===== flow/config.mk =====
export PLATFORM = sky130hd
export DESIGN_NAME = top
export DESIGN_NICKNAME = top
export VERILOG_FILES = /design/flow/design.v
export SDC_FILE = /design/flow/constraint.sdc
export NUM_CORES = 4
export LEC_CHECK = 0
export ABC_AREA = 1
export CAP_MARGIN = 20
export CORE_ASPECT_RATIO = 0.59
export CORE_MARGIN = 9
export CORE_UTILIZATION = 56
export CTS_CLUSTER_DIAMETER = 123
export GPL_ROUTABILITY_DRIVEN = 0
export HOLD_SLACK_MARGIN = 0.17
export MAX_ROUTING_LAYER = met4
export PLACE_DENSITY = 0.47
export SLEW_MARGIN = 40
export TNS_END_PERCENT = 60

===== flow/constraint.sdc =====
create_clock -name core_clock -period 14.9 [get_ports {clk}]
set_input_delay 2.9800 -clock core_clock [delete_from_list [all_inputs] [get_ports {clk}]]
set_output_delay 2.9800 -clock core_clock [all_outputs]
set_load 0.01 [all_outputs]

===== flow/design.v =====
module top(
  input  logic         clk,
  input  logic         rst_n,
  input  logic [31:0]  a, b, c, d, e,  
  output logic [63:0]  y  
);
logic [63:0] mul1_reg, mul2_reg;    
logic [63:0] mul3_reg;             
logic [63:0] sum1_reg;             
logic [63:0] sum2_reg;             
logic [63:0] final_result_reg;    
always_ff @(posedge clk or negedge rst_n) begin
  if (!rst_n) begin
    mul1_reg <= '0;
    mul2_reg <= '0;
  end else begin
    mul1_reg <= a * b;    
    mul2_reg <= c * d;    
  end
end
always_ff @(posedge clk or negedge rst_n) begin
  if (!rst_n) begin
    mul3_reg <= '0;
  end else begin
    mul3_reg <= mul1_reg[31:0] * e;  
  end
end
always_ff @(posedge clk or negedge rst_n) begin
  if (!rst_n) begin
    sum1_reg <= '0;
  end else begin
    sum1_reg <= mul1_reg + mul2_reg;
  end
end
always_ff @(posedge clk or negedge rst_n) begin
  if (!rst_n) begin
    sum2_reg <= '0;
  end else begin
    sum2_reg <= sum1_reg + mul3_reg;
  end
end
always_ff @(posedge clk or negedge rst_n) begin
  if (!rst_n) begin
    final_result_reg <= '0;
  end else begin
    if (|a)  
      final_result_reg <= sum2_reg + sum1_reg;
    else
      final_result_reg <= sum2_reg - mul2_reg;
  end
end
(* IOB="TRUE" *)
always_ff @(posedge clk or negedge rst_n) begin
  if (!rst_n) begin
    y <= '0;
  end else begin
    y <= final_result_reg;
  end
end
endmodule

===== flow/run.sh =====
#!/bin/bash
# the make line also repeats each setting of config.mk as NAME=value (left out here)
make -C /OpenROAD-flow-scripts/flow DESIGN_CONFIG=/design/flow/config.mk WORK_HOME=/design/flow/orfs CLKGATE_MAP_FILE= finish

==> impl_metrics.csv, run 1 <==
group,metric,value,unit
synth,ys.warnings.count,1,
drt,drcViolationCount,0,
critical_path,worst_ep_arrival_time,10.54,ns
critical_path,crit_family,"adder cells",
critical_path,crit_buf_inv,9,
synth,top_logic_kind,"adder cells",
synth,ys_sh_simple,19.5,%
timing,whs,0.345,ns
synth,synth_cells,18100,
synth,numSynthFlops,448,
global_routing,grt_pass1_wl,700000,um
clock_network,htreeDepth,2,
synth,mux_share,0,%
global_routing,gr-total-overflow,0,
placement,port_buffers,225,
critical_path,crit_end,"mul2_reg[56]",
floorplanning,core,237000,um2
critical_path,r2r-start,"mul1_reg[20]",
synth,synthAoiAreaFrac,3.92,%
clock_network,cts_buffers,48,
global_routing,grt.total_usage,36.4,%
drt,routed_wirelength,449000,um
timing,post-route-period-util,67.0,%
hold_path,whs_path_depth,0,
drt,vias,112000,
synth,yosys_area,134000,um2
synth,top_cell_area_share,40.2,%
critical_path,critPathKind,"in -> reg",
clock_network,cts-root-buf,"clkbuf_16",
hold_path,hold_class,"reg -> reg",
floorplanning,die_area,258000,um2
clock_network,cts.sinks,448,
clock_network,clk_pin_slew,0.07,ns
drt,wl_per_cell,21.1,um
timing,slew_headroom,31.4,%
placement,pre_cts_ws,4.32,ns
timing,setup_viol,0,
critical_path,r2r_cells,25,
synth,avgSynthCellArea,7.39,um2
hold_path,min-delay-start,"final_result_reg[52]",
floorplanning,rows,137,
synth,synthesis.nets,22000,
flow_run,max_cap_violations,0,
critical_path,slowest_stage,"clkdlybuf4s50_1",
timing,finalHoldViolCount,0,
synth,ys_seq_share,8.36,%
critical_path,crit_fanout,24,
timing,max_freq,100,MHz
synth,top_area_cell,"fa_1",
hold_path,whs_endpoint,"y[52]",
synth,edf_count,0,
timing,period_needed,9.98,ns
floorplanning,die_h,394,um
floorplanning,io_pins,226,
global_routing,grt_max_degree,87,
timing,grt_setup_unrepaired,"no",
cells_and_area,syn_to_final_growth,5.31,%
critical_path,critPathRequiredTime,15.46,ns
critical_path,cpPeakStageDelay,0.85,ns
synth,async_reset_ff_share,100,%
cells_and_area,fin_nets,21800,
global_routing,antenna_found_initial,12,
synth,netlist-cell-type-count,46,
drt,drtAntennaViolNets,0,
placement,hpwl,364000,um
synth,syn_area,134000,um2
synth,most_common_cell,"inv_1",
timing,setup_ws,4.92,ns
timing,finalMaxSlewViolations,0,
drt,drt_iter0_drc,13000,
drt,vias_per_cell,5.27,
global_routing,grt_pass1_vias,112000,
timing,finalSetupTns,0,ns
cells_and_area,fillerInstances,22900,
critical_path,crit_start,"c[31]",
clock_network,postCtsSetupBuffers,0,
timing,skew,0.0386,ns
clock_network,cts_buffer_depth,3,
clock_network,worstSkewPairLatency,0.70,ns
synth,yosys.area_share.xor_xnor,1.89,%
clock_network,post_cts_resized,0,
timing,tightest_slew,1.03,ns
critical_path,reg2reg_slack,7.18,ns
synth,ys.flop_type,"dfrtp_1",
critical_path,worstSetupStartpointType,"primary input",
status,outcome,"no timing/DRC/antenna violations",
floorplanning,die_x,655,um
synth,top_cells_by_count,"inv_1 (5426), nand2_1 (5111), fa_1 (2691), nor2_1 (1063), ha_1 (979)",
synth,ys_cells,18100,
critical_path,crit_cells,26,
critical_path,endpoint_kind,"flop",
synth,synthTopCellsByArea,"fa_1 (40%), inv_1 (15%), nand2_1 (14%)",
clock_network,cts_hold_buffers,0,
flow_run,warnings,28,
synth,adder_share,49.3,%
critical_path,worstReg2RegEnd,"mul3_reg[58]",
floorplanning,initCoreUtil,56.5,%
drt,dr.pass1.iters,9,
clock_network,cts_tree,"yes",
-- metrics by stage --
stage,util (%),instance area (um2),cells
after CTS,59.5,141000,21200
final,59.5,141000,21200
after detailed placement,58.8,139000,21100
after global routing,59.5,141000,21200
after global placement,58.8,139000,21100
after floorplan,-,134000,18100
-- per-layer routing --
metal  vias to the layer above  global-route usage, %  routed length [um]
met3                       459                   12.5               66800
met1                     54300                   56.6              209000
met4                         0                   4.61                6430
met5                         -                      -                   0
li1                      50900                      -                   -
met2                      6287                   46.0              166000
-- area by class of cell --
cell class / instances / area [um2] / area share, %
Antenna cell: 5 / 12.5 / 0.00886
Clock buffer: 52 / 1250 / 0.883
Clock inverter: 38 / 448 / 0.317
Inverter: 5429 / 20400 / 14.4
Multi-Input combinational cell: 11600 / 100000 / 70.9
Sequential cell: 448 / 11200 / 7.94
Tap cell: 3197 / 4000 / 2.83
Timing Repair Buffer: 426 / 3750 / 2.66
==> inputs of run 2 (changes only) <==
CORE_ASPECT_RATIO = unset   (was 0.59)
CORE_MARGIN = 2   (was 9)
CORE_UTILIZATION = 72   (was 56)
CTS_CLUSTER_DIAMETER = 218   (was 123)
GPL_ROUTABILITY_DRIVEN = unset   (was 0)
HOLD_SLACK_MARGIN = unset   (was 0.17)
MAX_ROUTING_LAYER = unset   (was met4)
PLACE_DENSITY = unset   (was 0.47)
PLACE_DENSITY_LB_ADDON = 0.19   (was unset)
SETUP_SLACK_MARGIN = 1.95   (was unset)
SLEW_MARGIN = 15   (was 40)
TNS_END_PERCENT = 30   (was 60)
clock period = 9.83 ns   (was 14.9 ns; I/O delays follow)
==> run 2 against run 1 <==
Compared with the run above: worst hold slack got worse by 0.0047 ns; critical path type unchanged; final cell count shrank 2.3%; die area decreased by 26%; critical endpoint is now mul1_reg[36]; via count is 6.4% higher; non-clock buffer count increased by 221; worst setup slack worse by 3.0 ns; global-route usage is 11 points higher; cell area grew 2.7%.
==> impl_metrics.csv, run 2 <==
group,metric,value,unit
global_routing,gr-total-overflow,0,
critical_path,critPathKind,"in -> reg",
synth,yosys_area,134000,um2
timing,max_freq,126,MHz
synth,async_reset_ff_share,100,%
synth,yosys.area_share.xor_xnor,1.89,%
critical_path,crit_fanout,16,
global_routing,grt_max_degree,164,
drt,drcViolationCount,0,
timing,tightest_slew,1.14,ns
placement,hpwl,356000,um
critical_path,cp_common_cell,"fa_1",
synth,top_cell_area_share,40.2,%
critical_path,critPathRequiredTime,10.34,ns
synth,synthesis.nets,22000,
flow_run,warnings,32,
synth,netlist-cell-type-count,46,
hold_path,whs_path_depth,0,
clock_network,cts.sinks,448,
critical_path,worst_ep_arrival_time,8.44,ns
hold_path,whs_endpoint,"y[58]",
clock_network,cts_hold_buffers,0,
synth,ys.warnings.count,1,
drt,dr.pass1.iters,10,
critical_path,crit_start,"b[19]",
hold_path,min-delay-start,"final_result_reg[58]",
timing,finalMaxSlewViolations,0,
floorplanning,die_area,190000,um2
synth,ys_sh_simple,19.5,%
placement,place_area,140000,um2
critical_path,crit_buf_inv,9,
synth,top_cells_by_count,"inv_1 (5426), nand2_1 (5111), fa_1 (2691), nor2_1 (1063), ha_1 (979)",
timing,setup_ws,1.90,ns
clock_network,cts_buffer_depth,3,
timing,skew,0.0469,ns
synth,ys.flop_type,"dfrtp_1",
cells_and_area,design_area,145000,um2
critical_path,slowest_stage,"fa_2",
synth,top_area_cell,"fa_1",
critical_path,worstReg2RegEnd,"mul3_reg[25]",
drt,drt_iter0_drc,12900,
global_routing,antenna_found_initial,15,
timing,slew_headroom,23.1,%
synth,synthTopCellsByArea,"fa_1 (40%), inv_1 (15%), nand2_1 (14%)",
critical_path,r2r_cells,21,
critical_path,crit_end,"mul1_reg[36]",
synth,top_logic_kind,"adder cells",
clock_network,worstSkewPairLatency,0.69,ns
synth,synth_cells,18100,
timing,setup_viol,0,
synth,synthAoiAreaFrac,3.92,%
cells_and_area,fin_nets,22100,
drt,routed_wirelength,444000,um
floorplanning,io_pins,226,
clock_network,cts_buffers,50,
synth,numSynthFlops,448,
placement,port_buffers,225,
timing,post-route-period-util,80.7,%
floorplanning,die_h,435,um
clock_network,cts_tree,"yes",
floorplanning,die_x,435,um
timing,grt_setup_unrepaired,"yes",
global_routing,grt_pass1_wl,687000,um
clock_network,clk_pin_slew,0.07,ns
placement,pre_cts_ws,0.200,ns
drt,vias_per_cell,5.74,
floorplanning,core,185000,um2
global_routing,grt.total_usage,47.1,%
floorplanning,rows,158,
critical_path,reg2reg_slack,2.28,ns
clock_network,cts-root-buf,"clkbuf_16",
critical_path,endpoint_kind,"flop",
drt,wl_per_cell,21.4,um
critical_path,cpPeakStageDelay,0.65,ns
timing,finalSetupTns,0,ns
floorplanning,initCoreUtil,72.4,%
clock_network,htreeDepth,2,
hold_path,hold_class,"reg -> reg",
synth,mux_share,0,%
flow_run,max_cap_violations,0,
critical_path,crit_family,"adder cells",
timing,finalHoldViolCount,0,
status,outcome,"no timing/DRC/antenna violations",
placement,routabilityCongestion,1.08,
drt,vias,119000,
synth,adder_share,49.3,%
cells_and_area,syn_to_final_growth,8.18,%
synth,edf_count,0,
critical_path,worstSetupStartpointType,"primary input",
critical_path,r2r-start,"mul1_reg[13]",
synth,avgSynthCellArea,7.39,um2
global_routing,grt_pass1_vias,126000,
synth,ys_cells,18100,
synth,syn_area,134000,um2
drt,drtAntennaViolNets,0,
critical_path,crit_cells,25,
timing,period_needed,7.93,ns
synth,most_common_cell,"inv_1",
synth,ys_seq_share,8.36,%
## run 2: per-stage QoR
stage                     hold WS [ns]  instances  util, %
after floorplan                  0.331      18100        -
after global placement           0.333      20600     75.5
after detailed placement         0.335      20600     75.5
after CTS                        0.337      20700     77.7
after global routing             0.347      20700     78.3
final                            0.340      20700     78.3
## run 2: layer usage
layer	part of all wire [%]	vias up	track usage [%]
met2	45	8210	74.0
met1	34	57000	57.3
li1	-	51400	-
met3	12	2511	11.8
met5	0.034	-	0
met4	8.9	16	32.6
## run 2: what timing repair did
action / in CTS / in global routing
pin swaps: 37 / 76
endpoints found under the setup margin: 146 / 140
setup buffers: 17 / 21
hold endpoints to repair: 0 / 0
gates cloned: 22 / 9
resized: 761 / 670
## run 2: layout make-up
| cell class | count | area [um2] |
|---|---|---|
| Timing Repair Buffer | 647 | 6540 |
| Multi-Input combinational cell | 11600 | 102000 |
| Clock inverter | 34 | 489 |
| Inverter | 5429 | 20400 |
| Fill cell | 12600 | 40200 |
| Tap cell | 2480 | 3100 |
| Clock buffer | 60 | 1350 |
| Antenna cell | 3 | 7.51 |
| Sequential cell | 448 | 11200 |
==> inputs of run 3 (changes only) <==
ABC_AREA = unset   (was 1)
CTS_CLUSTER_DIAMETER = 393   (was 218)
CTS_CLUSTER_SIZE = 96   (was unset)
PLACE_DENSITY = 0.42   (was unset)
PLACE_DENSITY_LB_ADDON = unset   (was 0.19)
SETUP_SLACK_MARGIN = 1.56   (was 1.95)
SLEW_MARGIN = 20   (was 15)
TNS_END_PERCENT = unset   (was 30)
clock period = 5.72 ns   (was 9.83 ns; I/O delays follow)
==> run 3 against run 2 <==
Compared with the run above: the flow now stops in 5_1_grt; synthesized cell count is 27% lower; die area shrank 8.1%; area after synthesis fell by 8.2%.
==> impl_metrics.csv, run 3 <==
group,metric,value,unit
synth,synthTopCellsByArea,"fa_1 (44%), ha_1 (9.9%), and2_1 (9.2%)",
synth,synth_cells,13300,
placement,pre_cts_ws,-3.30,ns
synth,most_common_cell,"fa_1",
clock_network,cts_buffers,8,
clock_network,cts.sinks,448,
synth,syn_area,123000,um2
floorplanning,die_h,418,um
floorplanning,die_area,174000,um2
synth,ys_sh_simple,17.0,%
synth,top_logic_kind,"adder cells",
floorplanning,initCoreUtil,72.6,%
placement,routabilityCongestion,0.986,
status,haltStage,"5_1_grt",
floorplanning,rows,151,
placement,hpwl,308000,um
floorplanning,core,170000,um2
synth,yosys_area,123000,um2
synth,mux_share,0.557,%
synth,top_cell_area_share,43.8,%
synth,synthAoiAreaFrac,6.31,%
status,outcome,"stopped before the end",
clock_network,htreeDepth,1,
synth,netlist-cell-type-count,78,
synth,ys_cells,13300,
synth,ys.flop_type,"dfrtp_1",
synth,synthesis.nets,17100,
floorplanning,io_pins,226,
synth,async_reset_ff_share,100,%
synth,numSynthFlops,448,
synth,avgSynthCellArea,9.29,um2
synth,ys_seq_share,9.10,%
clock_network,cts_buffer_depth,3,
clock_network,cts-root-buf,"clkbuf_16",
floorplanning,die_x,418,um
synth,top_area_cell,"fa_1",
synth,yosys.area_share.xor_xnor,3.04,%
synth,top_cells_by_count,"fa_1 (2691), inv_1 (2668), and2_1 (1807), nand2_1 (1563), ha_1 (979)",
placement,place_area,141000,um2
synth,ys.warnings.count,1,
synth,edf_count,0,
placement,port_buffers,225,
synth,adder_share,53.7,%
-- run 3: what timing repair did --
action / 4_1_cts
resized: 1212
endpoints found under the setup margin: 253
cloned: 66
buffers inserted: 280
pin swaps: 632
hold buffers: 0
-- run 3: stage by stage --
stage / instances / hold WS (ns)
3_3_place_gp: 16500 / 0.332
4_1_cts: 16900 / 0.392
2_1_floorplan: 13300 / 0.331
3_5_place_dp: 16500 / 0.335
==> inputs of run 4 (changes only) <==
ABC_AREA = 0   (was unset)
CAP_MARGIN = 15   (was 20)
CORE_UTILIZATION = 66   (was 72)
CTS_CLUSTER_DIAMETER = 256   (was 393)
CTS_CLUSTER_SIZE = unset   (was 96)
PLACE_DENSITY = unset   (was 0.42)
SETUP_SLACK_MARGIN = 3.4   (was 1.56)
SLEW_MARGIN = 15   (was 20)
TNS_END_PERCENT = 45   (was unset)
clock period = 14.4 ns   (was 5.72 ns; I/O delays follow)
==> run 4 against run 3 <==
Compared with the run above: the run now finishes clean; area after synthesis unchanged; die area rose by 9.0%; synthesized cell count unchanged.
==> impl_metrics.csv, run 4 <==
group,metric,value,unit
timing,max_freq,92.5,MHz
synth,syn_area,123000,um2
global_routing,antenna_found_initial,3,
critical_path,crit_end,"mul2_reg[57]",
clock_network,cts_buffers,54,
clock_network,htreeDepth,2,
hold_path,min-delay-start,"final_result_reg[13]",
synth,avgSynthCellArea,9.29,um2
critical_path,cp_cell_sequence,"clkdlybuf4s50_1 -> buf_4 -> nand2_1 -> fa_1 -> inv_1 -> fa_1 -> fa_1 -> inv_1 -> fa_1 -> inv_1 -> fa_1 -> ha_1 -> fa_1 -> fa_1 -> ha_1 -> a21oi_1 -> o21ai_0 -> a221o_1 -> a21oi_1 -> o211ai_1 -> a41oi_1 -> o2111ai_1 -> a31oi_1 -> xnor2_1",
cells_and_area,fin_nets,16800,
hold_path,whs_endpoint,"y[13]",
clock_network,postCtsSetupBuffers,0,
timing,skew,0.0396,ns
flow_run,max_cap_violations,0,
timing,setup_ws,3.59,ns
placement,hpwl,277000,um
synth,top_area_cell,"fa_1",
drt,drcViolationCount,0,
global_routing,grt.total_usage,38.4,%
clock_network,cts.sinks,448,
critical_path,endpoint_kind,"flop",
floorplanning,die_h,436,um
critical_path,crit_family,"adder cells",
global_routing,gr-total-overflow,0,
clock_network,clk_pin_slew,0.06,ns
critical_path,critPathKind,"in -> reg",
critical_path,crit_cells,24,
floorplanning,initCoreUtil,66.4,%
critical_path,worst_ep_arrival_time,11.38,ns
status,outcome,"no timing/DRC/antenna violations",
cells_and_area,fillerInstances,14700,
critical_path,critPathRequiredTime,14.97,ns
flow_run,warnings,29,
synth,async_reset_ff_share,100,%
synth,top_cells_by_count,"fa_1 (2691), inv_1 (2668), and2_1 (1807), nand2_1 (1563), ha_1 (979)",
timing,post-route-period-util,75.1,%
hold_path,whs_path_depth,0,
timing,finalMaxSlewViolations,0,
synth,mux_share,0.557,%
clock_network,cts_tree,"yes",
cells_and_area,syn_to_final_growth,4.70,%
placement,port_buffers,225,
synth,netlist-cell-type-count,78,
synth,ys.flop_type,"dfrtp_1",
timing,tightest_slew,1.12,ns
synth,top_logic_kind,"adder cells",
synth,ys_seq_share,9.10,%
timing,finalHoldViolCount,0,
drt,vias,92100,
synth,most_common_cell,"fa_1",
timing,grt_setup_unrepaired,"yes",
synth,ys_cells,13300,
synth,ys.warnings.count,1,
critical_path,crit_buf_inv,5,
drt,drtAntennaViolNets,0,
drt,vias_per_cell,5.93,
synth,yosys.area_share.xor_xnor,3.04,%
drt,routed_wirelength,351000,um
critical_path,cp_common_cell,"fa_1",
drt,wl_per_cell,22.6,um
floorplanning,core,185000,um2
global_routing,grt_max_degree,83,
critical_path,cpPeakStageDelay,0.58,ns
clock_network,cts_buffer_depth,3,
critical_path,r2r_cells,26,
synth,synthTopCellsByArea,"fa_1 (44%), ha_1 (9.9%), and2_1 (9.2%)",
critical_path,worstSetupStartpointType,"primary input",
synth,adder_share,53.7,%
critical_path,reg2reg_slack,5.97,ns
floorplanning,io_pins,226,
synth,synthAoiAreaFrac,6.31,%
clock_network,worstSkewPairLatency,0.68,ns
clock_network,cts_hold_buffers,0,
timing,slew_headroom,25.5,%
placement,pre_cts_ws,2.12,ns
floorplanning,rows,158,
critical_path,r2r-start,"mul1_reg[13]",
synth,top_cell_area_share,43.8,%
timing,finalSetupTns,0,ns
critical_path,crit_start,"c[7]",
synth,synthesis.nets,17100,
critical_path,worstReg2RegEnd,"mul3_reg[62]",
synth,synth_cells,13300,
placement,routabilityCongestion,0.968,
global_routing,grt_pass1_vias,103000,
drt,drt_iter0_drc,7011,
floorplanning,die_x,436,um
clock_network,cts-root-buf,"clkbuf_16",
critical_path,crit_fanout,32,
timing,period_needed,10.81,ns
hold_path,hold_class,"reg -> reg",
timing,setup_viol,0,
drt,dr.pass1.iters,7,
global_routing,grt_pass1_wl,569000,um
synth,numSynthFlops,448,
synth,yosys_area,123000,um2
critical_path,slowest_stage,"fa_1",
synth,edf_count,0,
synth,ys_sh_simple,17.0,%
floorplanning,die_area,190000,um2
## run 4: final cells by class
| type | instances | area (um2) | area share, % |
|---|---|---|---|
| multi-input cells | 9437 | 99300 | 77.0 |
| flip-flops and latches | 448 | 11200 | 8.70 |
| clock inverters | 39 | 460 | 0.357 |
| clock buffers | 61 | 1430 | 1.11 |
| diodes | 5 | 12.5 | 0.00971 |
| well taps | 2480 | 3100 | 2.41 |
| inverters | 2668 | 10000 | 7.77 |
| repair buffers | 395 | 3370 | 2.62 |
## run 4: per-stage QoR
| step | hold slack (ns) | instances | utilization, % | area [um2] |
|---|---|---|---|---|
| 5_1_grt | 0.353 | 15500 | 69.5 | 129000 |
| 3_5_place_dp | 0.336 | 15400 | 68.5 | 127000 |
| 6_report | 0.347 | 15500 | 69.5 | 129000 |
| 4_1_cts | 0.344 | 15500 | 69.5 | 129000 |
| 3_3_place_gp | 0.333 | 15400 | 68.5 | 127000 |
| 2_1_floorplan | 0.331 | 13300 | - | 123000 |
## run 4: routing by layer
layer	GRT usage (%)	vias up	share of wire, %	wire [um]
met4	18.4	0	5.8	20200
li1	-	39300	-	-
met5	0	-	0	0
met1	49.1	47200	38	133000
met2	63.5	4439	48	168000
met3	7.10	1151	8.6	30300
## run 4: repair_timing
item	4_1_cts	5_1_grt
gates resized	16	37
setup endpoints to repair	16	36
pin swaps	0	1
cloned	0	0
==> inputs of run 5 (changes only) <==
CAP_MARGIN = 20   (was 15)
CORE_UTILIZATION = 72   (was 66)
CTS_CLUSTER_DIAMETER = 218   (was 256)
PLACE_DENSITY_LB_ADDON = 0.19   (was unset)
SETUP_SLACK_MARGIN = unset   (was 3.4)
TNS_END_PERCENT = 100   (was 45)
clock period = 6.76 ns   (was 14.4 ns; I/O delays follow)
==> run 5 against run 4 <==
Compared with the run above: die area shrank 8.3%; area after synthesis is the same; the flow now stops in 5_1_grt; synthesized cell count is the same.
==> impl_metrics.csv, run 5 <==
group,metric,value,unit
floorplanning,die_h,418,um
synth,syn_area,123000,um2
clock_network,cts_hold_buffers,0,
synth,synthesis.nets,17100,
floorplanning,die_area,174000,um2
placement,routabilityCongestion,0.994,
clock_network,htreeDepth,2,
synth,synthTopCellsByArea,"fa_1 (44%), ha_1 (9.9%), and2_1 (9.2%)",
synth,top_logic_kind,"adder cells",
synth,most_common_cell,"fa_1",
floorplanning,initCoreUtil,72.6,%
clock_network,cts.sinks,448,
status,toolErrorMsg,"[ERROR GRT-0232] Routing congestion too high. Check the congestion heatmap in the GUI.",
synth,synthAoiAreaFrac,6.31,%
synth,netlist-cell-type-count,78,
synth,yosys_area,123000,um2
placement,place_area,140000,um2
floorplanning,die_x,418,um
synth,ys.flop_type,"dfrtp_1",
synth,avgSynthCellArea,9.29,um2
synth,edf_count,0,
synth,async_reset_ff_share,100,%
floorplanning,core,170000,um2
synth,ys_cells,13300,
clock_network,cts_buffer_depth,3,
synth,top_cells_by_count,"fa_1 (2691), inv_1 (2668), and2_1 (1807), nand2_1 (1563), ha_1 (979)",
synth,ys_seq_share,9.10,%
synth,yosys.area_share.xor_xnor,3.04,%
placement,hpwl,309000,um
clock_network,cts_buffers,51,
floorplanning,io_pins,226,
status,haltStage,"5_1_grt",
synth,synth_cells,13300,
placement,port_buffers,225,
placement,pre_cts_ws,-2.41,ns
status,outcome,"stopped before the end",
floorplanning,rows,151,
synth,ys.warnings.count,1,
synth,top_cell_area_share,43.8,%
synth,top_area_cell,"fa_1",
synth,mux_share,0.557,%
synth,ys_sh_simple,17.0,%
synth,adder_share,53.7,%
global_routing,grt.total_usage,74.4,%
synth,numSynthFlops,448,
global_routing,gr-total-overflow,762,
clock_network,cts-root-buf,"clkbuf_16",
[run 5: what timing repair did]
| item | CTS |
|---|---|
| pin swaps | 759 |
| gates resized | 1438 |
| setup buffers | 361 |
| gates cloned | 71 |
| endpoints found under the setup margin | 153 |
[run 5: metrics by stage]
step | cells | hold WS, ns
floorplan | 13300 | 0.331
global placement | 16500 | 0.332
detailed placement | 16500 | 0.335
CTS | 17000 | 0.338
[run 5: metal layers]
metal	GRT overflow	global-route usage, %
met1	64	74.8
met5	14	36.5
met2	381	92.1
met4	228	69.4
met3	75	58.8
==> inputs of run 6 (changes only) <==
ABC_AREA = unset   (was 0)
CAP_MARGIN = 40   (was 20)
CTS_CLUSTER_DIAMETER = unset   (was 218)
PLACE_DENSITY_LB_ADDON = 0.24   (was 0.19)
SETUP_SLACK_MARGIN = 1.07   (was unset)
SLEW_MARGIN = 20   (was 15)
TNS_END_PERCENT = unset   (was 100)
clock period = 8.68 ns   (was 6.76 ns; I/O delays follow)
==> run 6 against run 5 <==
Compared with the run above: the run again fails in 5_1_grt; synthesized cell count is the same; area after synthesis stayed put; die area stayed put.
==> impl_metrics.csv, run 6 <==
group,metric,value,unit
status,outcome,"stopped before the end",
status,haltStage,"5_1_grt",
status,toolErrorMsg,"[ERROR GRT-0232] Routing congestion too high. Check the congestion heatmap in the GUI.",
synth,synthesis.nets,17100,
synth,syn_area,123000,um2
synth,yosys.area_share.xor_xnor,3.04,%
synth,async_reset_ff_share,100,%
clock_network,cts-root-buf,"clkbuf_16",
floorplanning,die_area,174000,um2
synth,top_cell_area_share,43.8,%
clock_network,cts_hold_buffers,0,
synth,edf_count,0,
floorplanning,core,170000,um2
synth,yosys_area,123000,um2
clock_network,cts_buffer_depth,3,
placement,place_inst,16100,
placement,pre_cts_ws,-0.906,ns
clock_network,cts_buffers,52,
synth,most_common_cell,"fa_1",
synth,mux_share,0.557,%
synth,ys_sh_simple,17.0,%
synth,synth_cells,13300,
synth,synthAoiAreaFrac,6.31,%
floorplanning,die_h,418,um
synth,netlist-cell-type-count,78,
clock_network,cts.sinks,448,
synth,ys.warnings.count,1,
floorplanning,io_pins,226,
clock_network,htreeDepth,2,
floorplanning,die_x,418,um
synth,top_logic_kind,"adder cells",
floorplanning,initCoreUtil,72.6,%
synth,ys_seq_share,9.10,%
synth,top_cells_by_count,"fa_1 (2691), inv_1 (2668), and2_1 (1807), nand2_1 (1563), ha_1 (979)",
placement,port_buffers,225,
placement,hpwl,308000,um
placement,routabilityCongestion,1.02,
synth,ys.flop_type,"dfrtp_1",
floorplanning,rows,151,
synth,top_area_cell,"fa_1",
synth,avgSynthCellArea,9.29,um2
synth,synthTopCellsByArea,"fa_1 (44%), ha_1 (9.9%), and2_1 (9.2%)",
global_routing,grt.total_usage,60.2,%
placement,place_area,136000,um2
synth,ys_cells,13300,
global_routing,gr-total-overflow,152,
synth,numSynthFlops,448,
synth,adder_share,53.7,%
==> run 6: repair_timing <==
item / in CTS
gates resized: 592
pin swaps: 334
setup endpoints to repair: 135
gates cloned: 54
setup buffers: 150
==> run 6: metal layers <==
layer / overflow / GRT usage, %
met5: 2 / 21.1
met4: 52 / 46.3
met3: 7 / 36.8
met2: 85 / 82.2
met1: 6 / 66.0
==> run 6: per-stage QoR <==
| stage | hold slack, ns | TNS [ns] | util [%] |
|---|---|---|---|
| 2_1_floorplan | 0.331 | 0 | - |
| 3_3_place_gp | 0.333 | -34.72 | 80.2 |
| 3_5_place_dp | 0.336 | -47.93 | 80.3 |
| 4_1_cts | 0.343 | 0 | 83.8 |
==> inputs of run 7 (changes only) <==
ABC_AREA = 0   (was unset)
CAP_MARGIN = 20   (was 40)
CTS_CLUSTER_DIAMETER = 218   (was unset)
PLACE_DENSITY_LB_ADDON = 0.19   (was 0.24)
SETUP_SLACK_MARGIN = unset   (was 1.07)
SLEW_MARGIN = 15   (was 20)
TNS_END_PERCENT = 5   (was unset)
clock period = 6.75 ns   (was 8.68 ns; I/O delays follow)
==> run 7 against run 6 <==
Compared with the run above: the run again fails in 5_1_grt; synthesized cell count did not move; die area did not move; area after synthesis did not move.
==> impl_metrics.csv, run 7 <==
group,metric,value,unit
status,outcome,"stopped before the end",
status,haltStage,"5_1_grt",
synth,top_area_cell,"fa_1",
synth,synthesis.nets,17100,
synth,avgSynthCellArea,9.29,um2
placement,routabilityCongestion,0.996,
synth,mux_share,0.557,%
synth,ys.flop_type,"dfrtp_1",
clock_network,htreeDepth,2,
synth,ys_sh_simple,17.0,%
synth,netlist-cell-type-count,78,
synth,numSynthFlops,448,
synth,ys_cells,13300,
synth,top_logic_kind,"adder cells",
placement,hpwl,304000,um
synth,syn_area,123000,um2
floorplanning,die_h,418,um
synth,top_cell_area_share,43.8,%
synth,async_reset_ff_share,100,%
synth,edf_count,0,
synth,top_cells_by_count,"fa_1 (2691), inv_1 (2668), and2_1 (1807), nand2_1 (1563), ha_1 (979)",
floorplanning,die_area,174000,um2
synth,synthTopCellsByArea,"fa_1 (44%), ha_1 (9.9%), and2_1 (9.2%)",
synth,most_common_cell,"fa_1",
synth,yosys_area,123000,um2
floorplanning,io_pins,226,
clock_network,cts_buffer_depth,3,
clock_network,cts.sinks,448,
clock_network,cts-root-buf,"clkbuf_16",
synth,yosys.area_share.xor_xnor,3.04,%
clock_network,cts_buffers,51,
synth,adder_share,53.7,%
floorplanning,core,170000,um2
floorplanning,rows,151,
placement,port_buffers,225,
floorplanning,initCoreUtil,72.6,%
synth,ys.warnings.count,1,
floorplanning,die_x,418,um
synth,synth_cells,13300,
synth,ys_seq_share,9.10,%
synth,synthAoiAreaFrac,6.31,%
[run 7: stage by stage]
stage / setup slack, ns / std cells / instance area (um2) / hold slack (ns) / util, %
after floorplan: -1.31 / 13300 / 124000 / 0.331 / -
after global placement: -2.54 / 16400 / 138000 / 0.332 / 81.5
after detailed placement: -2.65 / 16400 / 138000 / 0.335 / 81.5
after CTS: -1.23 / 16800 / 146000 / 0.335 / 86.2
[run 7: timing repair]
item | 4_1_cts
hold buffers | 0
resized | 1106
gates cloned | 83
endpoints found under the setup margin | 153
setup buffers | 231
pin swaps | 474
==> inputs of run 8 (changes only) <==
ABC_AREA = 1   (was 0)
CORE_ASPECT_RATIO = 1.29   (was unset)
CORE_UTILIZATION = 40   (was 72)
CTS_CLUSTER_DIAMETER = unset   (was 218)
HOLD_SLACK_MARGIN = 0.17   (was unset)
MAX_ROUTING_LAYER = met4   (was unset)
PLACE_DENSITY = 0.47   (was unset)
PLACE_DENSITY_LB_ADDON = unset   (was 0.19)
SLEW_MARGIN = 40   (was 15)
TNS_END_PERCENT = unset   (was 5)
clock period = 11.0 ns   (was 6.75 ns; I/O delays follow)
==> run 8 against run 7 <==
Compared with the run above: now clean on timing, DRC and antenna; area after synthesis rose by 8.9%; synthesized cell count rose by 37%; die area rose by 95%.
==> impl_metrics.csv, run 8 <==
group,metric,value,unit
synth,top_area_cell,"fa_1",
floorplanning,die_x,514,um
placement,place_inst,22400,
global_routing,grt_pass1_vias,119000,
global_routing,gr-total-overflow,0,
hold_path,whs_path_depth,0,
critical_path,r2r-start,"mul1_reg[16]",
drt,drtAntennaViolNets,0,
synth,ys_seq_share,8.36,%
timing,finalSetupTns,0,ns
floorplanning,initCoreUtil,40.2,%
status,outcome,"no timing/DRC/antenna violations",
clock_network,cts-root-buf,"clkbuf_16",
timing,setup_viol,0,
synth,numSynthFlops,448,
critical_path,cpPeakStageDelay,0.94,ns
synth,synthesis.nets,22000,
placement,routabilityCongestion,0.992,
synth,netlist-cell-type-count,46,
floorplanning,io_pins,226,
clock_network,cts_buffer_depth,3,
synth,synth_cells,18100,
synth,top_cell_area_share,40.2,%
hold_path,min-delay-start,"final_result_reg[54]",
critical_path,cp_cell_sequence,"clkdlybuf4s50_1 -> buf_4 -> nand2_1 -> inv_1 -> fa_1 -> fa_1 -> inv_1 -> fa_1 -> fa_1 -> inv_1 -> fa_1 -> fa_1 -> fa_1 -> fa_1 -> ha_1 -> nand2_1 -> nor2_1 -> inv_1 -> nor3_1 -> nand3_1 -> nand2_1 -> xor2_1",
clock_network,cts.sinks,448,
synth,ys.warnings.count,1,
critical_path,critPathKind,"in -> reg",
drt,vias,109000,
timing,post-route-period-util,85.9,%
clock_network,post_cts_resized,0,
cells_and_area,fillerInstances,35200,
clock_network,clk_pin_slew,0.08,ns
timing,finalMaxSlewViolations,0,
placement,port_buffers,225,
floorplanning,rows,241,
timing,period_needed,9.45,ns
flow_run,warnings,28,
synth,top_logic_kind,"adder cells",
drt,dr.pass1.iters,6,
critical_path,worstReg2RegEnd,"mul3_reg[29]",
global_routing,grt_max_degree,135,
global_routing,grt.total_usage,29.6,%
global_routing,antenna_found_initial,9,
critical_path,crit_buf_inv,6,
synth,most_common_cell,"inv_1",
cells_and_area,fin_nets,21900,
critical_path,crit_start,"e[10]",
global_routing,grt_pass1_wl,735000,um
critical_path,cp_common_cell,"fa_1",
clock_network,cts_tree,"yes",
hold_path,whs_endpoint,"y[54]",
synth,synthAoiAreaFrac,3.92,%
timing,tightest_slew,0.907,ns
critical_path,crit_family,"adder cells",
clock_network,cts_buffers,50,
drt,vias_per_cell,4.85,
synth,avgSynthCellArea,7.39,um2
timing,grt_setup_unrepaired,"no",
critical_path,r2r_cells,21,
drt,wl_per_cell,21.1,um
synth,ys_sh_simple,19.5,%
clock_network,postCtsSetupBuffers,0,
critical_path,worstSetupStartpointType,"primary input",
floorplanning,core,334000,um2
timing,finalHoldViolCount,0,
critical_path,worst_ep_arrival_time,9.96,ns
floorplanning,die_h,662,um
drt,routed_wirelength,476000,um
synth,synthTopCellsByArea,"fa_1 (40%), inv_1 (15%), nand2_1 (14%)",
drt,drcViolationCount,0,
cells_and_area,syn_to_final_growth,6.95,%
timing,slew_headroom,39.5,%
critical_path,critPathRequiredTime,11.51,ns
timing,skew,0.0579,ns
synth,ys_cells,18100,
critical_path,endpoint_kind,"flop",
hold_path,hold_class,"reg -> reg",
drt,drt_iter0_drc,6530,
clock_network,cts_hold_buffers,0,
critical_path,crit_fanout,20,
synth,yosys.area_share.xor_xnor,1.89,%
synth,adder_share,49.3,%
critical_path,reg2reg_slack,3.15,ns
floorplanning,die_area,340000,um2
placement,hpwl,410000,um
synth,mux_share,0,%
synth,async_reset_ff_share,100,%
critical_path,crit_cells,22,
synth,yosys_area,134000,um2
synth,top_cells_by_count,"inv_1 (5426), nand2_1 (5111), fa_1 (2691), nor2_1 (1063), ha_1 (979)",
critical_path,crit_end,"mul3_reg[29]",
synth,syn_area,134000,um2
synth,ys.flop_type,"dfrtp_1",
cells_and_area,final_cells,22500,
timing,max_freq,106,MHz
flow_run,max_cap_violations,0,
synth,edf_count,0,
clock_network,htreeDepth,2,
critical_path,slowest_stage,"clkdlybuf4s50_1",
clock_network,worstSkewPairLatency,0.70,ns
==> run 8: metal layers <==
metal	vias to the layer above	GRT usage, %	routed length, um	share of wire [%]
met2	2431	53.9	250000	52
met4	0	10.4	21000	4.4
met5	-	-	0	0
met3	739	1.42	14800	3.1
li1	51100	-	-	-
met1	54900	34.6	190000	40
==> run 8: through the flow <==
step | hold slack [ns] | cell area, um2 | util [%] | worst slack (ns)
2_1_floorplan | 0.331 | 134000 | - | 2.71
3_3_place_gp | 0.332 | 142000 | 42.4 | 0.808
3_5_place_dp | 0.335 | 142000 | 42.4 | 0.939
4_1_cts | 0.336 | 143000 | 42.9 | 1.61
5_1_grt | 0.350 | 143000 | 42.9 | 1.31
6_report | 0.336 | 143000 | 42.9 | 1.55
==> run 8: final cells by class <==
cell class / instances / area [um2] / area share, %
tap: 4374 / 5470 / 3.82
sequential: 448 / 11200 / 7.84
antenna: 10 / 25.0 / 0.0175
clock buffer: 61 / 1340 / 0.936
clock inverter: 32 / 452 / 0.315
timing repair buffer: 517 / 4360 / 3.04
multi-input combinational: 11600 / 100000 / 69.8
inverter: 5429 / 20400 / 14.2
==> inputs of run 9 (changes only) <==
ABC_AREA = unset   (was 1)
CORE_ASPECT_RATIO = unset   (was 1.29)
CORE_UTILIZATION = 56   (was 40)
HOLD_SLACK_MARGIN = unset   (was 0.17)
MAX_ROUTING_LAYER = unset   (was met4)
PLACE_DENSITY = unset   (was 0.47)
SLEW_MARGIN = 20   (was 40)
clock period = 6.3 ns   (was 11.0 ns; I/O delays follow)
==> run 9 against run 8 <==
Compared with the run above: now fails the layout checks on setup timing; worst setup slack got worse by 3.1 ns; register-to-register slack got worse by 4.5 ns; final cell count is 21% lower.
==> impl_metrics.csv, run 9 <==
group,metric,value,unit
synth,edf_count,0,
clock_network,cts.sinks,448,
clock_network,clk_pin_slew,0.07,ns
cells_and_area,fin_nets,18600,
placement,place_area,141000,um2
clock_network,cts_buffers,53,
drt,routed_wirelength,398000,um
placement,routabilityCongestion,0.952,
status,violatedChecks,"setup timing",
global_routing,grt.total_usage,35.2,%
critical_path,crit_cells,29,
placement,port_buffers,225,
synth,ys.warnings.count,1,
timing,slew_headroom,32.7,%
clock_network,cts_buffer_depth,3,
critical_path,worst_ep_arrival_time,8.48,ns
synth,synth_cells,13300,
synth,syn_area,123000,um2
placement,hpwl,310000,um
status,outcome,"finished with violations",
critical_path,crit_buf_inv,9,
critical_path,r2r_cells,24,
critical_path,r2r-start,"mul1_reg[21]",
global_routing,grt_max_degree,161,
timing,finalMaxSlewViolations,0,
placement,place_inst,17200,
floorplanning,die_x,473,um
synth,ys_cells,13300,
synth,ys.flop_type,"dfrtp_1",
drt,drcViolationCount,0,
cells_and_area,final_util,69.8,%
flow_run,max_cap_violations,0,
global_routing,grt_pass1_vias,106000,
timing,max_freq,127,MHz
critical_path,worstSetupStartpointType,"primary input",
timing,post-route-period-util,125,%
synth,ys_sh_simple,17.0,%
hold_path,hold_class,"reg -> reg",
synth,yosys.area_share.xor_xnor,3.04,%
critical_path,endpoint_kind,"flop",
timing,period_needed,7.89,ns
hold_path,min-delay-start,"final_result_reg[21]",
clock_network,htreeDepth,2,
synth,yosys_area,123000,um2
floorplanning,io_pins,226,
timing,setup_viol,154,
global_routing,gr-total-overflow,0,
cells_and_area,final_cells,17700,
timing,tightest_slew,1.01,ns
floorplanning,core,219000,um2
drt,vias_per_cell,5.55,
critical_path,crit_start,"e[5]",
cells_and_area,design_area,153000,um2
clock_network,cts_hold_buffers,0,
critical_path,crit_family,"adder cells",
timing,setup_ws,-1.59,ns
synth,top_area_cell,"fa_1",
synth,avgSynthCellArea,9.29,um2
critical_path,cpPeakStageDelay,0.57,ns
synth,netlist-cell-type-count,78,
synth,most_common_cell,"fa_1",
drt,vias,98300,
synth,ys_seq_share,9.10,%
global_routing,antenna_found_initial,18,
floorplanning,rows,172,
synth,synthTopCellsByArea,"fa_1 (44%), ha_1 (9.9%), and2_1 (9.2%)",
global_routing,grt_pass1_wl,609000,um
critical_path,cp_common_cell,"fa_1",
critical_path,slowest_stage,"fa_1",
clock_network,cts_tree,"yes",
placement,pre_cts_ws,-2.77,ns
critical_path,critPathRequiredTime,6.89,ns
synth,mux_share,0.557,%
floorplanning,initCoreUtil,56.2,%
drt,dr.pass1.iters,6,
synth,top_cells_by_count,"fa_1 (2691), inv_1 (2668), and2_1 (1807), nand2_1 (1563), ha_1 (979)",
hold_path,whs_endpoint,"y[21]",
critical_path,critPathKind,"in -> reg",
drt,wl_per_cell,22.5,um
critical_path,crit_fanout,5,
timing,finalHoldViolCount,0,
clock_network,worstSkewPairLatency,0.70,ns
critical_path,crit_end,"mul3_reg[59]",
critical_path,reg2reg_slack,-1.37,ns
synth,top_cell_area_share,43.8,%
cells_and_area,fillerInstances,16900,
timing,grt_setup_unrepaired,"yes",
cells_and_area,syn_to_final_growth,24.1,%
synth,async_reset_ff_share,100,%
flow_run,warnings,38,
synth,synthAoiAreaFrac,6.31,%
timing,skew,0.0542,ns
timing,finalSetupTns,-150.37,ns
synth,synthesis.nets,17100,
clock_network,cts-root-buf,"clkbuf_16",
floorplanning,die_area,224000,um2
drt,drtAntennaViolNets,0,
synth,adder_share,53.7,%
critical_path,worstReg2RegEnd,"mul3_reg[61]",
drt,drt_iter0_drc,6973,
synth,numSynthFlops,448,
floorplanning,die_h,473,um
hold_path,whs_path_depth,0,
synth,top_logic_kind,"adder cells",
[run 9: area by class of cell]
class	count	area, um2	area share (%)
multi-input cells	9437	104000	67.8
repair buffers	2184	22400	14.7
flip-flops and latches	448	11200	7.34
inverters	2668	10000	6.55
well taps	2871	3590	2.35
clock buffers	60	1380	0.905
clock inverters	40	510	0.334
diodes	8	20.0	0.0131
[run 9: through the flow]
step / hold WS [ns]
after floorplan: 0.331
after global placement: 0.332
after detailed placement: 0.335
after CTS: 0.339
after global routing: 0.344
final: 0.335
[run 9: timing repair]
action,in CTS,in global routing
gates resized,992,829
buffers inserted,219,126
cloned,49,47
hold endpoints to repair,0,0
pin swaps,476,501
setup endpoints to repair,165,167
[run 9: layer usage]
layer  global-route usage (%)  part of all wire [%]  up-vias
met5                        0                 0.012        -
met4                     12.4                   4.2        8
met3                     5.22                   8.1      899
met2                     58.7                    47     3665
met1                     46.9                    40    50800
li1                         -                     -    42900
==> inputs of run 10 (changes only) <==
CORE_UTILIZATION = 72   (was 56)
PLACE_DENSITY = 0.65   (was unset)
SETUP_SLACK_MARGIN = 2.58   (was unset)
clock period = 8.88 ns   (was 6.3 ns; I/O delays follow)
==> run 10 against run 9 <==
Compared with the run above: the flow now stops in 5_1_grt; synthesized cell count unchanged; area after synthesis unchanged; die area down 22%.
==> impl_metrics.csv, run 10 <==
group,metric,value,unit
placement,hpwl,297000,um
clock_network,cts.sinks,448,
synth,edf_count,0,
floorplanning,core,170000,um2
synth,adder_share,53.7,%
synth,yosys_area,123000,um2
synth,synthTopCellsByArea,"fa_1 (44%), ha_1 (9.9%), and2_1 (9.2%)",
synth,ys.flop_type,"dfrtp_1",
synth,most_common_cell,"fa_1",
synth,synthAoiAreaFrac,6.31,%
floorplanning,initCoreUtil,72.6,%
synth,mux_share,0.557,%
clock_network,cts-root-buf,"clkbuf_16",
synth,async_reset_ff_share,100,%
placement,place_area,136000,um2
status,haltStage,"5_1_grt",
synth,top_area_cell,"fa_1",
placement,place_inst,16000,
placement,routabilityCongestion,0.981,
synth,synth_cells,13300,
synth,avgSynthCellArea,9.29,um2
placement,port_buffers,225,
synth,ys_sh_simple,17.0,%
floorplanning,die_area,174000,um2
floorplanning,die_x,418,um
synth,ys_seq_share,9.10,%
synth,netlist-cell-type-count,78,
clock_network,cts_buffers,53,
synth,synthesis.nets,17100,
synth,syn_area,123000,um2
floorplanning,die_h,418,um
synth,numSynthFlops,448,
synth,top_logic_kind,"adder cells",
synth,ys.warnings.count,1,
synth,ys_cells,13300,
synth,top_cell_area_share,43.8,%
clock_network,cts_buffer_depth,3,
clock_network,htreeDepth,2,
floorplanning,rows,151,
floorplanning,io_pins,226,
status,outcome,"stopped before the end",
synth,yosys.area_share.xor_xnor,3.04,%
synth,top_cells_by_count,"fa_1 (2691), inv_1 (2668), and2_1 (1807), nand2_1 (1563), ha_1 (979)",
[run 10: through the flow]
step	worst slack [ns]
floorplan	0.398
global placement	-0.587
detailed placement	-0.679
CTS	0.279
[run 10: repair_timing]
| action | 4_1_cts |
|---|---|
| setup buffers | 163 |
| pin swaps | 291 |
| gates cloned | 40 |
| hold buffers | 0 |
| setup endpoints to repair | 213 |
| gates resized | 535 |
| endpoints found under the hold margin | 0 |
==> inputs of run 11 (changes only) <==
CAP_MARGIN = 35   (was 20)
CELL_PAD_IN_SITES_DETAIL_PLACEMENT = 2   (was unset)
CORE_ASPECT_RATIO = 1.58   (was unset)
CORE_UTILIZATION = 31   (was 72)
CTS_CLUSTER_SIZE = 56   (was unset)
GPL_ROUTABILITY_DRIVEN = 1   (was unset)
GPL_TIMING_DRIVEN = 0   (was unset)
MAX_ROUTING_LAYER = met4   (was unset)
MIN_ROUTING_LAYER = met2   (was unset)
PLACE_DENSITY = 0.38   (was 0.65)
SETUP_SLACK_MARGIN = -0.63   (was 2.58)
TNS_END_PERCENT = 20   (was unset)
clock period = 7.58 ns   (was 8.88 ns; I/O delays follow)
==> run 11 against run 10 <==
Compared with the run above: synthesized cell count did not move; die area rose by 130%; area after synthesis unchanged; now fails the layout checks on setup timing.
==> impl_metrics.csv, run 11 <==
group,metric,value,unit
synth,async_reset_ff_share,100,%
timing,tightest_slew,0.974,ns
critical_path,cpPeakStageDelay,0.65,ns
synth,syn_area,123000,um2
synth,yosys.area_share.xor_xnor,3.04,%
synth,ys_cells,13300,
drt,dr.pass1.iters,8,
drt,routed_wirelength,707000,um
cells_and_area,syn_to_final_growth,18.9,%
global_routing,grt_max_degree,90,
critical_path,cp_common_cell,"fa_1",
synth,ys.warnings.count,1,
hold_path,whs_path_depth,0,
synth,ys.flop_type,"dfrtp_1",
hold_path,whs_endpoint,"y[45]",
synth,adder_share,53.7,%
clock_network,cts_buffer_depth,3,
hold_path,min-delay-start,"final_result_reg[45]",
critical_path,slowest_stage,"fa_2",
global_routing,gr-total-overflow,0,
critical_path,worstReg2RegEnd,"mul3_reg[60]",
drt,vias,139000,
status,outcome,"finished with violations",
clock_network,clk_pin_slew,0.07,ns
synth,synthAoiAreaFrac,6.31,%
synth,top_cell_area_share,43.8,%
synth,top_area_cell,"fa_1",
cells_and_area,final_util,37.1,%
critical_path,crit_buf_inv,8,
synth,yosys_area,123000,um2
global_routing,antenna_found_initial,28,
synth,top_cells_by_count,"fa_1 (2691), inv_1 (2668), and2_1 (1807), nand2_1 (1563), ha_1 (979)",
synth,top_logic_kind,"adder cells",
timing,setup_viol,129,
critical_path,endpoint_kind,"flop",
cells_and_area,fillerInstances,43000,
synth,ys_sh_simple,17.0,%
floorplanning,die_area,402000,um2
drt,drtAntennaViolNets,0,
placement,port_buffers,225,
synth,edf_count,0,
timing,post-route-period-util,121,%
synth,synth_cells,13300,
clock_network,cts_hold_buffers,0,
placement,routabilityCongestion,1.16,
placement,place_inst,19000,
status,violatedChecks,"setup timing",
drt,vias_per_cell,7.10,
clock_network,htreeDepth,2,
floorplanning,die_x,505,um
synth,synthTopCellsByArea,"fa_1 (44%), ha_1 (9.9%), and2_1 (9.2%)",
critical_path,crit_start,"a[25]",
critical_path,crit_end,"mul1_reg[61]",
clock_network,worstSkewPairLatency,0.68,ns
critical_path,critPathKind,"in -> reg",
floorplanning,initCoreUtil,31.2,%
clock_network,cts_tree,"yes",
floorplanning,rows,290,
timing,period_needed,9.19,ns
timing,skew,0.0470,ns
clock_network,cts-root-buf,"clkbuf_16",
hold_path,hold_class,"reg -> reg",
cells_and_area,final_cells,19500,
cells_and_area,fin_nets,17700,
floorplanning,die_h,796,um
global_routing,grt_pass1_wl,961000,um
synth,netlist-cell-type-count,78,
global_routing,grt_pass1_vias,167000,
floorplanning,io_pins,226,
drt,wl_per_cell,36.2,um
synth,avgSynthCellArea,9.29,um2
critical_path,reg2reg_slack,-1.47,ns
synth,most_common_cell,"fa_1",
critical_path,worst_ep_arrival_time,9.67,ns
timing,finalMaxSlewViolations,0,
flow_run,max_cap_violations,0,
synth,synthesis.nets,17100,
critical_path,r2r-start,"mul1_reg[19]",
placement,hpwl,601000,um
floorplanning,core,395000,um2
timing,finalSetupTns,-88.46,ns
synth,mux_share,0.557,%
timing,finalHoldViolCount,0,
critical_path,r2r_cells,24,
critical_path,crit_fanout,9,
drt,drcViolationCount,0,
global_routing,grt.total_usage,54.4,%
flow_run,warnings,30,
clock_network,cts_buffers,46,
critical_path,worstSetupStartpointType,"primary input",
critical_path,critPathRequiredTime,8.06,ns
synth,numSynthFlops,448,
timing,max_freq,109,MHz
drt,drt_iter0_drc,25200,
timing,setup_ws,-1.61,ns
timing,slew_headroom,35.0,%
timing,grt_setup_unrepaired,"yes",
critical_path,crit_cells,28,
clock_network,cts.sinks,448,
critical_path,crit_family,"adder cells",
synth,ys_seq_share,9.10,%
run 11: repair_timing:
action / in CTS / in global routing
setup buffers: 107 / 111
pin swaps: 197 / 214
gates resized: 2116 / 822
endpoints found under the setup margin: 165 / 97
endpoints found under the hold margin: 0 / 0
gates cloned: 2 / 6
run 11: final cells by class:
| cell class | instances | area (um2) | share of cell area [%] |
|---|---|---|---|
| antenna | 316 | 791 | 0.540 |
| clock inverter | 27 | 402 | 0.274 |
| sequential | 448 | 11200 | 7.68 |
| tap | 5256 | 6580 | 4.49 |
| buffer | 654 | 6470 | 4.42 |
| inverter | 2668 | 10100 | 6.87 |
| multi-input combinational | 9437 | 102000 | 69.9 |
| clock buffer | 55 | 1250 | 0.851 |
| timing repair buffer | 652 | 7220 | 4.93 |
run 11: stage by stage:
| step | instance area (um2) | worst slack, ns | hold slack [ns] |
|---|---|---|---|
| after global placement | 132000 | -15.30 | 0.333 |
| after global routing | 146000 | -1.74 | 0.331 |
| final | 146000 | -1.61 | 0.320 |
| after CTS | 143000 | -1.43 | 0.318 |
| after floorplan | 123000 | -0.689 | 0.331 |
| after detailed placement | 136000 | -4.70 | 0.336 |
run 11: routing by layer:
metal	vias up	share of wire [%]	global-route usage [%]
li1	41200	-	-
met4	0	16	30.4
met5	-	0	-
met2	44400	51	65.6
met1	47200	0	-
met3	5813	33	54.2
==> inputs of run 12 (changes only) <==
ABC_AREA = 1   (was unset)
CAP_MARGIN = 30   (was 35)
CELL_PAD_IN_SITES_DETAIL_PLACEMENT = 0   (was 2)
CORE_ASPECT_RATIO = unset   (was 1.58)
CORE_MARGIN = 4   (was 2)
CORE_UTILIZATION = 46   (was 31)
CTS_CLUSTER_DIAMETER = 218   (was unset)
CTS_CLUSTER_SIZE = 29   (was 56)
GPL_ROUTABILITY_DRIVEN = unset   (was 1)
HOLD_SLACK_MARGIN = -0.02   (was unset)
PLACE_DENSITY = unset   (was 0.38)
PLACE_DENSITY_LB_ADDON = 0.19   (was unset)
SETUP_SLACK_MARGIN = 1.31   (was -0.63)
SLEW_MARGIN = 15   (was 20)
TNS_END_PERCENT = 100   (was 20)
clock period = 14.6 ns   (was 7.58 ns; I/O delays follow)
==> run 12 against run 11 <==
Compared with the run above: the flow now stops in 5_1_grt; synthesized cell count increased by 37%; area after synthesis increased by 8.9%; die area decreased by 25%.
==> impl_metrics.csv, run 12 <==
group,metric,value,unit
status,outcome,"stopped before the end",
status,haltStage,"5_1_grt",
status,toolErrorMsg,"[ERROR GRT-0116] Global routing finished with congestion. Check the congestion regions in the DRC Viewer.",
floorplanning,io_pins,226,
clock_network,cts_hold_buffers,0,
synth,top_area_cell,"fa_1",
placement,place_area,144000,um2
synth,ys_sh_simple,19.5,%
clock_network,htreeDepth,1,
synth,top_cell_area_share,40.2,%
floorplanning,die_area,300000,um2
synth,ys_cells,18100,
clock_network,postCtsSetupBuffers,0,
floorplanning,die_x,548,um
placement,hpwl,520000,um
synth,synthAoiAreaFrac,3.92,%
clock_network,cts-root-buf,"clkbuf_16",
synth,syn_area,134000,um2
floorplanning,rows,197,
placement,port_buffers,193,
synth,synth_cells,18100,
global_routing,gr-total-overflow,619,
synth,async_reset_ff_share,100,%
synth,top_logic_kind,"adder cells",
clock_network,cts.sinks,448,
synth,ys.flop_type,"dfrtp_1",
clock_network,post_cts_resized,0,
synth,edf_count,0,
synth,netlist-cell-type-count,46,
synth,mux_share,0,%
clock_network,cts_buffer_depth,3,
synth,ys_seq_share,8.36,%
synth,most_common_cell,"inv_1",
synth,top_cells_by_count,"inv_1 (5426), nand2_1 (5111), fa_1 (2691), nor2_1 (1063), ha_1 (979)",
floorplanning,die_h,548,um
floorplanning,core,289000,um2
synth,synthesis.nets,22000,
synth,ys.warnings.count,1,
synth,synthTopCellsByArea,"fa_1 (40%), inv_1 (15%), nand2_1 (14%)",
synth,avgSynthCellArea,7.39,um2
placement,place_inst,22400,
placement,routabilityCongestion,1.21,
floorplanning,initCoreUtil,46.4,%
synth,numSynthFlops,448,
synth,yosys_area,134000,um2
clock_network,cts_buffers,19,
synth,yosys.area_share.xor_xnor,1.89,%
global_routing,grt.total_usage,74.9,%
synth,adder_share,49.3,%
-- run 12: per-layer routing --
metal / GRT usage (%) / GRT overflow
met5: - / -
met1: - / -
met4: 47.1 / 16
met2: 79.9 / 26
met3: 85.6 / 577
-- run 12: per-stage QoR --
stage	util [%]	setup slack [ns]
after floorplan	-	5.59
after global placement	48.7	-9.01
after detailed placement	49.7	3.30
after CTS	49.9	3.97
==> inputs of run 13 (changes only) <==
ABC_AREA = unset   (was 1)
CAP_MARGIN = 20   (was 30)
CELL_PAD_IN_SITES_DETAIL_PLACEMENT = unset   (was 0)
CORE_MARGIN = 2   (was 4)
CORE_UTILIZATION = 72   (was 46)
CTS_CLUSTER_DIAMETER = 338   (was 218)
CTS_CLUSTER_SIZE = 97   (was 29)
GPL_TIMING_DRIVEN = unset   (was 0)
HOLD_SLACK_MARGIN = unset   (was -0.02)
MAX_ROUTING_LAYER = unset   (was met4)
MIN_ROUTING_LAYER = unset   (was met2)
PLACE_DENSITY = 0.41   (was unset)
PLACE_DENSITY_LB_ADDON = unset   (was 0.19)
SETUP_SLACK_MARGIN = 1.27   (was 1.31)
SLEW_MARGIN = 20   (was 15)
TNS_END_PERCENT = unset   (was 100)
clock period = 5.73 ns   (was 14.6 ns; I/O delays follow)
==> run 13 against run 12 <==
Compared with the run above: the flow again stops in 5_1_grt; die area shrank 42%; area after synthesis shrank 8.2%; synthesized cell count shrank 27%.
==> impl_metrics.csv, run 13 <==
group,metric,value,unit
floorplanning,die_x,418,um
synth,yosys_area,123000,um2
placement,routabilityCongestion,0.989,
clock_network,cts_buffer_depth,3,
synth,top_cell_area_share,43.8,%
global_routing,gr-total-overflow,406,
synth,ys_sh_simple,17.0,%
synth,synthAoiAreaFrac,6.31,%
synth,top_logic_kind,"adder cells",
status,outcome,"stopped before the end",
synth,ys.flop_type,"dfrtp_1",
global_routing,grt.total_usage,69.1,%
clock_network,htreeDepth,1,
floorplanning,die_h,418,um
placement,port_buffers,225,
status,haltStage,"5_1_grt",
synth,avgSynthCellArea,9.29,um2
synth,syn_area,123000,um2
synth,ys_seq_share,9.10,%
floorplanning,io_pins,226,
clock_network,cts_buffers,8,
floorplanning,core,170000,um2
synth,most_common_cell,"fa_1",
synth,ys.warnings.count,1,
synth,edf_count,0,
synth,synthTopCellsByArea,"fa_1 (44%), ha_1 (9.9%), and2_1 (9.2%)",
synth,async_reset_ff_share,100,%
synth,synth_cells,13300,
synth,numSynthFlops,448,
synth,netlist-cell-type-count,78,
synth,yosys.area_share.xor_xnor,3.04,%
floorplanning,die_area,174000,um2
floorplanning,rows,151,
synth,synthesis.nets,17100,
placement,hpwl,314000,um
synth,ys_cells,13300,
synth,adder_share,53.7,%
clock_network,cts.sinks,448,
clock_network,cts-root-buf,"clkbuf_16",
status,toolErrorMsg,"[ERROR GRT-0116] Global routing finished with congestion. Check the congestion regions in the DRC Viewer.",
synth,top_area_cell,"fa_1",
synth,top_cells_by_count,"fa_1 (2691), inv_1 (2668), and2_1 (1807), nand2_1 (1563), ha_1 (979)",
floorplanning,initCoreUtil,72.6,%
synth,mux_share,0.557,%
run 13: what timing repair did:
item | 4_1_cts
setup endpoints to repair | 236
resized | 1510
pin swaps | 804
hold buffers | 0
cloned | 73
buffers inserted | 377
run 13: per-stage QoR:
step / setup slack, ns / instances / instance area (um2)
after CTS: -2.03 / 17000 / 150000
after detailed placement: -3.17 / 16500 / 141000
after global placement: -3.11 / 16500 / 141000
after floorplan: -2.12 / 13300 / 126000
run 13: routing by layer:
metal	overflow	GRT usage, %
met5	2	28.5
met1	41	71.1
met3	36	49.5
met4	148	62.7
met2	179	88.9
==> inputs of run 14 (changes only) <==
CTS_CLUSTER_DIAMETER = 393   (was 338)
CTS_CLUSTER_SIZE = 96   (was 97)
PLACE_DENSITY = 0.42   (was 0.41)
SETUP_SLACK_MARGIN = unset   (was 1.27)
TNS_END_PERCENT = 5   (was unset)
clock period = 6.51 ns   (was 5.73 ns; I/O delays follow)
==> run 14 against run 13 <==
Compared with the run above: the run again fails in 5_1_grt; area after synthesis did not move; die area did not move; synthesized cell count did not move.
==> impl_metrics.csv, run 14 <==
group,metric,value,unit
status,outcome,"stopped before the end",
status,haltStage,"5_1_grt",
clock_network,cts_buffers,8,
synth,syn_area,123000,um2
floorplanning,rows,151,
synth,numSynthFlops,448,
synth,synthTopCellsByArea,"fa_1 (44%), ha_1 (9.9%), and2_1 (9.2%)",
synth,yosys_area,123000,um2
synth,top_cell_area_share,43.8,%
synth,ys_cells,13300,
synth,edf_count,0,
synth,async_reset_ff_share,100,%
synth,synth_cells,13300,
clock_network,cts-root-buf,"clkbuf_16",
synth,ys.flop_type,"dfrtp_1",
synth,top_cells_by_count,"fa_1 (2691), inv_1 (2668), and2_1 (1807), nand2_1 (1563), ha_1 (979)",
synth,ys.warnings.count,1,
synth,ys_sh_simple,17.0,%
floorplanning,core,170000,um2
synth,yosys.area_share.xor_xnor,3.04,%
placement,hpwl,305000,um
synth,synthesis.nets,17100,
floorplanning,die_area,174000,um2
floorplanning,io_pins,226,
floorplanning,initCoreUtil,72.6,%
floorplanning,die_h,418,um
clock_network,cts_buffer_depth,3,
floorplanning,die_x,418,um
synth,avgSynthCellArea,9.29,um2
synth,top_logic_kind,"adder cells",
clock_network,htreeDepth,1,
synth,top_area_cell,"fa_1",
placement,routabilityCongestion,0.995,
synth,synthAoiAreaFrac,6.31,%
synth,most_common_cell,"fa_1",
placement,place_area,139000,um2
synth,netlist-cell-type-count,78,
synth,mux_share,0.557,%
placement,port_buffers,225,
synth,adder_share,53.7,%
clock_network,cts.sinks,448,
synth,ys_seq_share,9.10,%
==> run 14: timing repair <==
item / 4_1_cts
setup endpoints to repair: 162
pin swaps: 425
gates cloned: 56
hold endpoints to repair: 0
gates resized: 884
hold buffers: 0
setup buffers: 152
==> run 14: per-stage QoR <==
stage               worst slack [ns]  std cells  TNS, ns
floorplan                      -1.50      13300  -124.72
global placement               -2.63      16500  -296.66
detailed placement             -2.85      16500  -324.73
CTS                            -1.60      16700  -136.05
